==> 02-01: inputs <==
## vedic_mult8_reg
module vedic_mult8_reg (
  input  wire        clk,
  input  wire [7:0]  a,
  input  wire [7:0]  b,
  output reg  [15:0] p
);
clock: 1.97 ns
lec_check: 0
abc_area: 1
cap_margin: 35
core_margin: 2
core_utilization: 72
cts_cluster_diameter: 217
cts_cluster_size: 76
gpl_routability_driven: 1
gpl_timing_driven: 1
hold_slack_margin: 0.04
place_density: 0.43
setup_slack_margin: -0.09
slew_margin: 20
run.sh (not shown) runs the stock make flow with config.mk's settings and CLKGATE_MAP_FILE=.
==> 01-12 (differences from 02-01) <==
ABC_AREA = 0   (was 1)
CORE_MARGIN = 7   (was 2)
CORE_UTILIZATION = 53   (was 72)
CTS_CLUSTER_DIAMETER = 331   (was 217)
CTS_CLUSTER_SIZE = 100   (was 76)
HOLD_SLACK_MARGIN = default   (was 0.04)
PLACE_DENSITY = default   (was 0.43)
SETUP_SLACK_MARGIN = default   (was -0.09)
TNS_END_PERCENT = 35   (was default)
==> flow/constraint.sdc (replaced) <==
create_clock -name core_clock -period 3.42 [get_ports {clk}]
set_input_delay 0.6840 -clock core_clock [delete_from_list [all_inputs] [get_ports {clk}]]
set_output_delay 0.6840 -clock core_clock [all_outputs]
set_load 0.01 [all_outputs]
==> 12-10 (differences from 02-01) <==
ABC_AREA = default   (was 1)
CAP_MARGIN = 20   (was 35)
CORE_UTILIZATION = 65   (was 72)
CTS_CLUSTER_DIAMETER = default   (was 217)
CTS_CLUSTER_SIZE = default   (was 76)
GPL_ROUTABILITY_DRIVEN = default   (was 1)
GPL_TIMING_DRIVEN = default   (was 1)
HOLD_SLACK_MARGIN = default   (was 0.04)
PLACE_DENSITY = default   (was 0.43)
SETUP_SLACK_MARGIN = default   (was -0.09)
==> flow/constraint.sdc (replaced) <==
create_clock -name core_clock -period 2.54 [get_ports {clk}]
set_input_delay 0.5080 -clock core_clock [delete_from_list [all_inputs] [get_ports {clk}]]
set_output_delay 0.5080 -clock core_clock [all_outputs]
set_load 0.01 [all_outputs]
==> comparison table <==
Outcome: 12-10 did not finish; 02-01 did not finish; 01-12 complete, but fails checks
Last stage reached: 12-10 global routing; 02-01 clock tree synthesis; 01-12 -
Reasons for failing layout checks: 12-10 -; 02-01 -; 01-12 setup timing
Number of core rows: 12-10 25; 02-01 25; 01-12 28
Placeable Area: 12-10 4750 sq um; 02-01 4660 sq um; 01-12 5920 sq um
Placement Setup Slack: 12-10 -2330 ps; 02-01 -2940 ps; 01-12 -1420 ps
Starting utilization of the core area: 12-10 68.3%; 02-01 73.7%; 01-12 54.8%
Instance tally after logic synthesis: 12-10 351; 02-01 460; 01-12 351
Yosys cell types: 12-10 31; 02-01 22; 01-12 31
Maximum buffer depth of the clock tree: 12-10 2; 02-01 -; 01-12 2
Area leader share: 12-10 25.4%; 02-01 24.0%; 01-12 25.4%
Sink count of the clock tree: 12-10 32; 02-01 -; 01-12 32
Post-synthesis chip area from yosys: 12-10 3250 sq um; 02-01 3440 sq um; 01-12 3250 sq um
Synth Seq Share: 12-10 19.7%; 02-01 18.6%; 01-12 19.7%
Number of hold buffers added after CTS: 12-10 0; 02-01 -; 01-12 0

========
==> run a: inputs <==
Starting RTL as in the previous note.
Settings: LEC_CHECK=0, ABC_AREA=1, CAP_MARGIN=20, CORE_ASPECT_RATIO=0.5, CORE_MARGIN=2, CORE_UTILIZATION=40, CTS_CLUSTER_DIAMETER=310, CTS_CLUSTER_SIZE=87, PLACE_DENSITY=0.37, SLEW_MARGIN=20, TNS_END_PERCENT=5; clock period 5.1 ns.
==> inputs of run b, as changes to run a <==
- ABC_AREA: 1 -> default
- CAP_MARGIN: 20 -> 40
- CORE_ASPECT_RATIO: 0.5 -> default
- CORE_UTILIZATION: 40 -> 72
- CTS_CLUSTER_DIAMETER: 310 -> 97
- CTS_CLUSTER_SIZE: 87 -> default
- PLACE_DENSITY: 0.37 -> default
- SETUP_SLACK_MARGIN: default -> -0.31
- TNS_END_PERCENT: 5 -> default
==> flow/constraint.sdc (replaced) <==
create_clock -name core_clock -period 4.66 [get_ports {clk}]
set_input_delay 0.9320 -clock core_clock [delete_from_list [all_inputs] [get_ports {clk}]]
set_output_delay 0.9320 -clock core_clock [all_outputs]
set_load 0.01 [all_outputs]
==> inputs of run c, as changes to run a <==
- ABC_AREA: 1 -> default
- CAP_MARGIN: 20 -> 10
- CORE_ASPECT_RATIO: 0.5 -> default
- CORE_UTILIZATION: 40 -> 72
- CTS_CLUSTER_DIAMETER: 310 -> default
- CTS_CLUSTER_SIZE: 87 -> 15
- PLACE_DENSITY: 0.37 -> default
- TNS_END_PERCENT: 5 -> default
==> flow/constraint.sdc (replaced) <==
create_clock -name core_clock -period 2.54 [get_ports {clk}]
set_input_delay 0.5080 -clock core_clock [delete_from_list [all_inputs] [get_ports {clk}]]
set_output_delay 0.5080 -clock core_clock [all_outputs]
set_load 0.01 [all_outputs]
==> results.sh <==
# flow metrics
export IMPL_cts_buffers=5
export IMPL_ys_seq_share_pct=19.7
export IMPL_clkSinkCount=32
export IMPL_stop_stage="global routing (5_1_grt)"
export IMPL_error="[ERROR GRT-0232] Routing congestion too high. Check the congestion heatmap in the GUI."
export IMPL_status="aborted with a tool error"
the above is filed under run b

==> results.sh <==
# flow metrics
export IMPL_stop_stage="detailed placement (3_5_place_dp)"
export IMPL_error="[ERROR DPL-0033] detailed placement checks failed during check placement."
export IMPL_synth_top_area_share_pct=25.4
export IMPL_mux_share_pct=0
export IMPL_status="aborted with a tool error"
export IMPL_ys_seq_share_pct=19.7
export IMPL_area_leaders="ha_1 25%, dfxtp_1 20%, fa_1 16%"
the above is filed under run c

==> results.sh <==
# flow metrics
export IMPL_clkSinkCount=32
export IMPL_ys_seq_share_pct=18.6
export IMPL_cts_buffers=5
export IMPL_crit_family="adder cells"
export IMPL_timing_hold_ws_ns=0.468
export IMPL_status="timing/DRC/antenna clean"
export IMPL_coreArea_mm2=0.00817
export IMPL_p_int_mw=1.01
export IMPL_die_width_um=135
export IMPL_async_flop_share_pct=0
the above is filed under run a


========
==> v14: inputs <==
vedic_mult8_reg again, from the RTL that the note above started with.
export LEC_CHECK = 0
export ABC_AREA = 1
export CAP_MARGIN = 20
export CELL_PAD_IN_SITES_GLOBAL_PLACEMENT = 3
export CORE_ASPECT_RATIO = 0.5
export CORE_MARGIN = 2
export CORE_UTILIZATION = 40
export CTS_CLUSTER_DIAMETER = 310
export CTS_CLUSTER_SIZE = 87
export HOLD_SLACK_MARGIN = 0.3
export PLACE_DENSITY_LB_ADDON = 0.01
export SETUP_SLACK_MARGIN = -0.26
export SLEW_MARGIN = 20
export TNS_END_PERCENT = 5
create_clock -name core_clock -period 5.1 [get_ports {clk}]
==> inputs of v6, as changes to v14 <==
- CAP_MARGIN: 20 -> 35
- CELL_PAD_IN_SITES_GLOBAL_PLACEMENT: 3 -> unset
- CORE_ASPECT_RATIO: 0.5 -> unset
- CORE_UTILIZATION: 40 -> 72
- CTS_CLUSTER_DIAMETER: 310 -> 221
- CTS_CLUSTER_SIZE: 87 -> 14
- HOLD_SLACK_MARGIN: 0.3 -> unset
- PLACE_DENSITY_LB_ADDON: 0.01 -> unset
- SETUP_SLACK_MARGIN: -0.26 -> -0.32
- TNS_END_PERCENT: 5 -> unset
==> flow/constraint.sdc (replaced) <==
create_clock -name core_clock -period 4.4 [get_ports {clk}]
set_input_delay 0.8800 -clock core_clock [delete_from_list [all_inputs] [get_ports {clk}]]
set_output_delay 0.8800 -clock core_clock [all_outputs]
set_load 0.01 [all_outputs]
==> inputs of v34, as changes to v14 <==
- ABC_AREA: 1 -> unset
- CELL_PAD_IN_SITES_GLOBAL_PLACEMENT: 3 -> unset
- CORE_ASPECT_RATIO: 0.5 -> unset
- CTS_CLUSTER_DIAMETER: 310 -> unset
- CTS_CLUSTER_SIZE: 87 -> unset
- HOLD_SLACK_MARGIN: 0.3 -> unset
- PLACE_DENSITY_LB_ADDON: 0.01 -> unset
- SETUP_SLACK_MARGIN: -0.26 -> unset
- TNS_END_PERCENT: 5 -> unset
==> inputs of v31, as changes to v14 <==
- ABC_AREA: 1 -> unset
- CELL_PAD_IN_SITES_GLOBAL_PLACEMENT: 3 -> unset
- CORE_ASPECT_RATIO: 0.5 -> unset
- CORE_UTILIZATION: 40 -> 68
- CTS_CLUSTER_DIAMETER: 310 -> unset
- CTS_CLUSTER_SIZE: 87 -> unset
- HOLD_SLACK_MARGIN: 0.3 -> unset
- PLACE_DENSITY_LB_ADDON: 0.01 -> unset
- SETUP_SLACK_MARGIN: -0.26 -> -0.32
- TNS_END_PERCENT: 5 -> unset
==> flow/constraint.sdc (replaced) <==
create_clock -name core_clock -period 4.7 [get_ports {clk}]
set_input_delay 0.9400 -clock core_clock [delete_from_list [all_inputs] [get_ports {clk}]]
set_output_delay 0.9400 -clock core_clock [all_outputs]
set_load 0.01 [all_outputs]
==> results_dict.tcl <==
# implementation run metrics
set metrics [dict create \
    status "timing/DRC/antenna clean" \
    ir_drop_uv 195.1 \
    biggestCellCategory "combinational gates" \
    arrival_ps 5120 \
    gp_congestion 0.8138 \
]
-- figures above: v34

==> results_dict.tcl <==
# metrics dict for downstream scripts
set metrics [dict create \
    edf_count 0 \
    toolErrorMsg "[ERROR DPL-0033] detailed placement checks failed during check placement." \
    synth.most_common_cell "inv_1" \
    gp_congestion 0.9569 \
    stop_stage "global routing (5_1_grt)" \
    synth-main-ff-cell "dfxtp_1" \
    status "aborted with a tool error" \
    yosysTopAreaCell "ha_1" \
    syn_area_per_cell_um2 7.469 \
    placedCellCount 564 \
    yosys_cells 460 \
]
-- figures above: v6

==> results_dict.tcl <==
# implementation run metrics
set metrics [dict create \
    wire_per_inst_um 11.46 \
    status "timing/DRC/antenna clean" \
    critPathLaunchType "flip-flop" \
    ir_drop_uv 283.2 \
    arrival_ps 5180 \
    cap_viol_max_count 0 \
    gp_congestion 0.8197 \
    fin_setup_tns_ps 0 \
    design.die.area_um2 9392 \
    grt_pass1_wl_mm 11.83 \
    biggestCellCategory "combinational gates" \
]
-- figures above: v14

==> results_dict.tcl <==
# implementation run metrics
set metrics [dict create \
    gp_congestion 0.8506 \
    biggestCellCategory "combinational gates" \
    arrival_ps 5350 \
    die_h_um 73.09 \
    finalSetupViolCount 6 \
    check.faults "setup timing" \
    status "finished with violations" \
    ir_drop_uv 354.3 \
    fin_ws_ps -418.2 \
]
-- figures above: v31


========
==> job 8288: inputs <==
Starting RTL as in the previous note.
==> flow/config.mk <==
export PLATFORM = sky130hd
export DESIGN_NAME = vedic_mult8_reg
export DESIGN_NICKNAME = vedic_mult8_reg
export VERILOG_FILES = /design/flow/design.v
export SDC_FILE = /design/flow/constraint.sdc
export NUM_CORES = 4
export LEC_CHECK = 0
export ABC_AREA = 1
export CAP_MARGIN = 0
export CORE_MARGIN = 2
export CORE_UTILIZATION = 72
export CTS_CLUSTER_DIAMETER = 171
export CTS_CLUSTER_SIZE = 74
export PLACE_DENSITY = 0.35
export SETUP_SLACK_MARGIN = -0.32
export SLEW_MARGIN = 20
==> flow/constraint.sdc <==
create_clock -name core_clock -period 4.11 [get_ports {clk}]
set_input_delay 0.8220 -clock core_clock [delete_from_list [all_inputs] [get_ports {clk}]]
set_output_delay 0.8220 -clock core_clock [all_outputs]
set_load 0.01 [all_outputs]
==> job 494: changes against job 8288 <==
==> flow/config.mk (replaced) <==
export PLATFORM = sky130hd
export DESIGN_NAME = vedic_mult8_reg
export DESIGN_NICKNAME = vedic_mult8_reg
export VERILOG_FILES = /design/flow/design.v
export SDC_FILE = /design/flow/constraint.sdc
export NUM_CORES = 4
export LEC_CHECK = 0
export CAP_MARGIN = 35
export CORE_MARGIN = 2
export CORE_UTILIZATION = 72
export CTS_CLUSTER_DIAMETER = 90
export GPL_ROUTABILITY_DRIVEN = 1
export GPL_TIMING_DRIVEN = 1
export HOLD_SLACK_MARGIN = -0.08
export PLACE_DENSITY = 0.64
export SETUP_SLACK_MARGIN = -0.09
export SLEW_MARGIN = 20
==> flow/constraint.sdc (replaced) <==
create_clock -name core_clock -period 4.68 [get_ports {clk}]
set_input_delay 0.9360 -clock core_clock [delete_from_list [all_inputs] [get_ports {clk}]]
set_output_delay 0.9360 -clock core_clock [all_outputs]
set_load 0.01 [all_outputs]
==> job 4990: changes against job 8288 <==
==> flow/config.mk (replaced) <==
export PLATFORM = sky130hd
export DESIGN_NAME = vedic_mult8_reg
export DESIGN_NICKNAME = vedic_mult8_reg
export VERILOG_FILES = /design/flow/design.v
export SDC_FILE = /design/flow/constraint.sdc
export NUM_CORES = 4
export LEC_CHECK = 0
export CAP_MARGIN = 20
export CORE_MARGIN = 2
export CORE_UTILIZATION = 21
export SLEW_MARGIN = 20
==> flow/constraint.sdc (replaced) <==
create_clock -name core_clock -period 4.95 [get_ports {clk}]
set_input_delay 0.9900 -clock core_clock [delete_from_list [all_inputs] [get_ports {clk}]]
set_output_delay 0.9900 -clock core_clock [all_outputs]
set_load 0.01 [all_outputs]
==> flow_metrics.env <==
# implementation run metrics
export IMPL_postSynthNetCount=460
export IMPL_post_synth_fa_ha_maj_area_fraction_pct=41.5
export IMPL_stop_stage="clock tree synthesis (4_1_cts)"
export IMPL_fp_dieH_um=71.1
export IMPL_run_stop_error="[ERROR DPL-0038] Utilization greater than 100%, impossible to legalize"
export IMPL_yosysCellCount=351
export IMPL_fp_utilization_pct=74.5
export IMPL_post_synth_inst_count=351
export IMPL_syn_area_per_cell_sq_um=9.25
export IMPL_run_status="did not finish"
-- figures above: job 494

==> flow_metrics.env <==
# implementation run metrics
export IMPL_stop_stage="global routing (5_1_grt)"
export IMPL_dpl_cell_count=568
export IMPL_post_synth_inst_count=460
export IMPL_yosysWarningCount=1
export IMPL_post_synth_fa_ha_maj_area_fraction_pct=39.2
export IMPL_cts_buffers=5
export IMPL_postSynthNetCount=569
export IMPL_fp_dieH_um=73.1
export IMPL_grt_util_all_layers_pct=56.3
export IMPL_fp_utilization_pct=73.7
export IMPL_pre_cts_ws_ns=-0.779
export IMPL_synth_async_reset_ratio_pct=0
export IMPL_xor_area_share_pct=5.32
export IMPL_postCtsSetupRepairBufs=3
export IMPL_syn_area_per_cell_sq_um=7.47
export IMPL_yosysCellCount=460
export IMPL_run_stop_error="[ERROR GRT-0116] Global routing finished with congestion. Check the congestion regions in the DRC Viewer."
export IMPL_run_status="did not finish"
-- figures above: job 8288

==> flow_metrics.env <==
# flow metrics
export IMPL_fp_utilization_pct=21.4
export IMPL_holdCritPathClass="register to register"
export IMPL_fp_dieH_um=128
export IMPL_detail_route_wirelength_um=7380
export IMPL_run_status="complete, but fails checks"
export IMPL_post_synth_fa_ha_maj_area_fraction_pct=41.5
export IMPL_drtIter0Drc=63
export IMPL_finalWorstSetupSlack_ns=-0.0117
export IMPL_so_faults="setup timing"
export IMPL_largestPowerGroup="combinational cells"
export IMPL_grt_setup_unrepaired="yes"
export IMPL_post_synth_inst_count=351
export IMPL_finalSetupViolations=1
export IMPL_main_logic_family_after_synthesis="adder cells"
export IMPL_clock_insertion_delay_worst_skew_ns=0.28
export IMPL_cts_resized=10
export IMPL_diodes=0
export IMPL_area_share_combinational_pct=58.8
export IMPL_syn_area_per_cell_sq_um=9.25
export IMPL_maximum_number_of_pins_on_one_net_before_global_route_repair=11
export IMPL_finalCriticalPeriod_ns=4.96
-- figures above: job 4990


========
==> exp/fjord: inputs <==
==> flow/design.v <==
module vedic_mult8_reg (
  input  wire        clk,
  input  wire [7:0]  a,
  input  wire [7:0]  b,
  output reg  [15:0] p
);
  reg  [7:0]  a_q, b_q;
  wire [15:0] prod;
  bit_8_vedic u_mult (.in1(a_q), .in2(b_q), .out(prod));
  always @(posedge clk) begin
    a_q <= a;
    b_q <= b;
    p   <= prod;
  end
endmodule

`timescale 1ns / 1ps
module bit_2_vedic(in1,in2,out);
input [1:0] in1,in2;
output [3:0] out;
wire pp1,pp2,pp3,pp4;
assign pp1=in1[0]&in2[0];
assign pp2=in1[1]&in2[0];
assign pp3=in1[0]&in2[1];
assign pp4=in1[1]&in2[1];
assign out=pp1+{pp2,1'b0}+{pp3,1'b0}+{pp4,2'b00};
endmodule
`timescale 1ns / 1ps
module bit_4_vedic(in1,in2,out);
input [3:0] in1,in2;
output [7:0] out;
wire [3:0] pp1,pp2,pp3,pp4;
bit_2_vedic b1(in1[1:0],in2[1:0],pp1);
bit_2_vedic b2(in1[1:0],in2[3:2],pp2);
bit_2_vedic b3(in1[3:2],in2[1:0],pp3);
bit_2_vedic b4(in1[3:2],in2[3:2],pp4);
assign out=pp1+{pp2,2'b00}+{pp3,2'b00}+{pp4,4'b0000};
endmodule
`timescale 1ns / 1ps
module bit_8_vedic(in1,in2,out);
input [7:0] in1,in2;
output [15:0] out;
wire [7:0] pp1,pp2,pp3,pp4;
bit_4_vedic a1(in1[3:0],in2[3:0],pp1);
bit_4_vedic a2(in1[3:0],in2[7:4],pp2);
bit_4_vedic a3(in1[7:4],in2[3:0],pp3);
bit_4_vedic a4(in1[7:4],in2[7:4],pp4);
assign out=pp1+{pp2,4'b0000}+{pp3,4'b0000}+{pp4,8'b00000000};
endmodule
==> flow/run.sh <==
#!/bin/bash
# the make line also repeats each setting of config.mk as NAME=value (left out here)
make -C /OpenROAD-flow-scripts/flow DESIGN_CONFIG=/design/flow/config.mk WORK_HOME=/design/flow/orfs CLKGATE_MAP_FILE= finish
==> flow/config.mk <==
export PLATFORM = sky130hd
export DESIGN_NAME = vedic_mult8_reg
export DESIGN_NICKNAME = vedic_mult8_reg
export VERILOG_FILES = /design/flow/design.v
export SDC_FILE = /design/flow/constraint.sdc
export NUM_CORES = 4
export LEC_CHECK = 0
export ABC_AREA = 1
export CAP_MARGIN = 40
export CELL_PAD_IN_SITES_DETAIL_PLACEMENT = 1
export CELL_PAD_IN_SITES_GLOBAL_PLACEMENT = 3
export CORE_ASPECT_RATIO = 1.59
export CORE_MARGIN = 8
export CORE_UTILIZATION = 40
export CTS_CLUSTER_SIZE = 53
export GPL_TIMING_DRIVEN = 0
export MAX_ROUTING_LAYER = met4
export MIN_ROUTING_LAYER = met2
export SETUP_SLACK_MARGIN = 0.04
export SLEW_MARGIN = 10
export TNS_END_PERCENT = 50
==> flow/constraint.sdc <==
create_clock -name core_clock -period 3.19 [get_ports {clk}]
set_input_delay 0.6380 -clock core_clock [delete_from_list [all_inputs] [get_ports {clk}]]
set_output_delay 0.6380 -clock core_clock [all_outputs]
set_load 0.01 [all_outputs]
==> exp/indigo (differences from exp/fjord) <==
==> flow/config.mk (replaced) <==
export PLATFORM = sky130hd
export DESIGN_NAME = vedic_mult8_reg
export DESIGN_NICKNAME = vedic_mult8_reg
export VERILOG_FILES = /design/flow/design.v
export SDC_FILE = /design/flow/constraint.sdc
export NUM_CORES = 4
export LEC_CHECK = 0
export ABC_AREA = 0
export CAP_MARGIN = 20
export CORE_MARGIN = 9
export CORE_UTILIZATION = 40
export CTS_CLUSTER_DIAMETER = 347
export GPL_ROUTABILITY_DRIVEN = 0
export GPL_TIMING_DRIVEN = 1
export HOLD_SLACK_MARGIN = -0.03
export MIN_ROUTING_LAYER = met2
export SLEW_MARGIN = 20
==> flow/constraint.sdc (replaced) <==
create_clock -name core_clock -period 5.1 [get_ports {clk}]
set_input_delay 1.0200 -clock core_clock [delete_from_list [all_inputs] [get_ports {clk}]]
set_output_delay 1.0200 -clock core_clock [all_outputs]
set_load 0.01 [all_outputs]
==> exp/violet (differences from exp/fjord) <==
--- a/flow/config.mk
+++ b/flow/config.mk
@@ -10,7 +10,4 @@
 export CELL_PAD_IN_SITES_DETAIL_PLACEMENT = 1
-export CELL_PAD_IN_SITES_GLOBAL_PLACEMENT = 3
-export CORE_ASPECT_RATIO = 1.59
 export CORE_MARGIN = 8
 export CORE_UTILIZATION = 40
-export CTS_CLUSTER_SIZE = 53
 export GPL_TIMING_DRIVEN = 0
@@ -18,4 +15,4 @@
 export MIN_ROUTING_LAYER = met2
-export SETUP_SLACK_MARGIN = 0.04
+export SETUP_SLACK_MARGIN = -0.29
 export SLEW_MARGIN = 10
-export TNS_END_PERCENT = 50
+export TNS_END_PERCENT = 45
==> results <==
exp/fjord ended with an error in global placement (3_3_place_gp). exp/indigo went through all stages and came out clean. exp/violet finished but failed the layout checks on negative setup slack.
In exp/indigo the design area is smaller than in exp/violet, by 3.8%.
Between exp/violet and exp/indigo, the lower first-iteration DRC count is in exp/indigo (gap about 50%, measured against exp/indigo).
Between exp/violet and exp/indigo, the lower non-clock buffer count is in exp/violet (gap 6).
Against exp/indigo, the critical path depth of exp/violet is higher by 4.
==> figures <==
item                                                              exp/fjord                       exp/violet                       exp/indigo
Largest contributor to cell area by class                                 -  multi-input combinational cells  multi-input combinational cells
Outcome                                           aborted with a tool error       complete, but fails checks          complete, no violations
Last stage reached                          global placement (3_3_place_gp)                                -                                -
Layout check failures                                                     -             negative setup slack                                -
Flop-to-flop setup slack                                                  -                         -1610 ps                           150 ps
Layout-to-synthesis area ratio                                            -                           1.284x                           1.308x
Via count of the first global-routing pass                                -                             4440                             3678
Final count of pins violating max slew                                    -                                0                                0
Clock Pin Slew Worst Setup and Hold Paths                                 -                            80 ps                            70 ps
Clock tree skew after final layout                                        -                          11.2 ps                          22.2 ps
Post-synth area from yosys stat                                    3440 µm²                         3440 µm²                         3250 µm²
WL met1                                                                   -                             0 µm                             0 µm
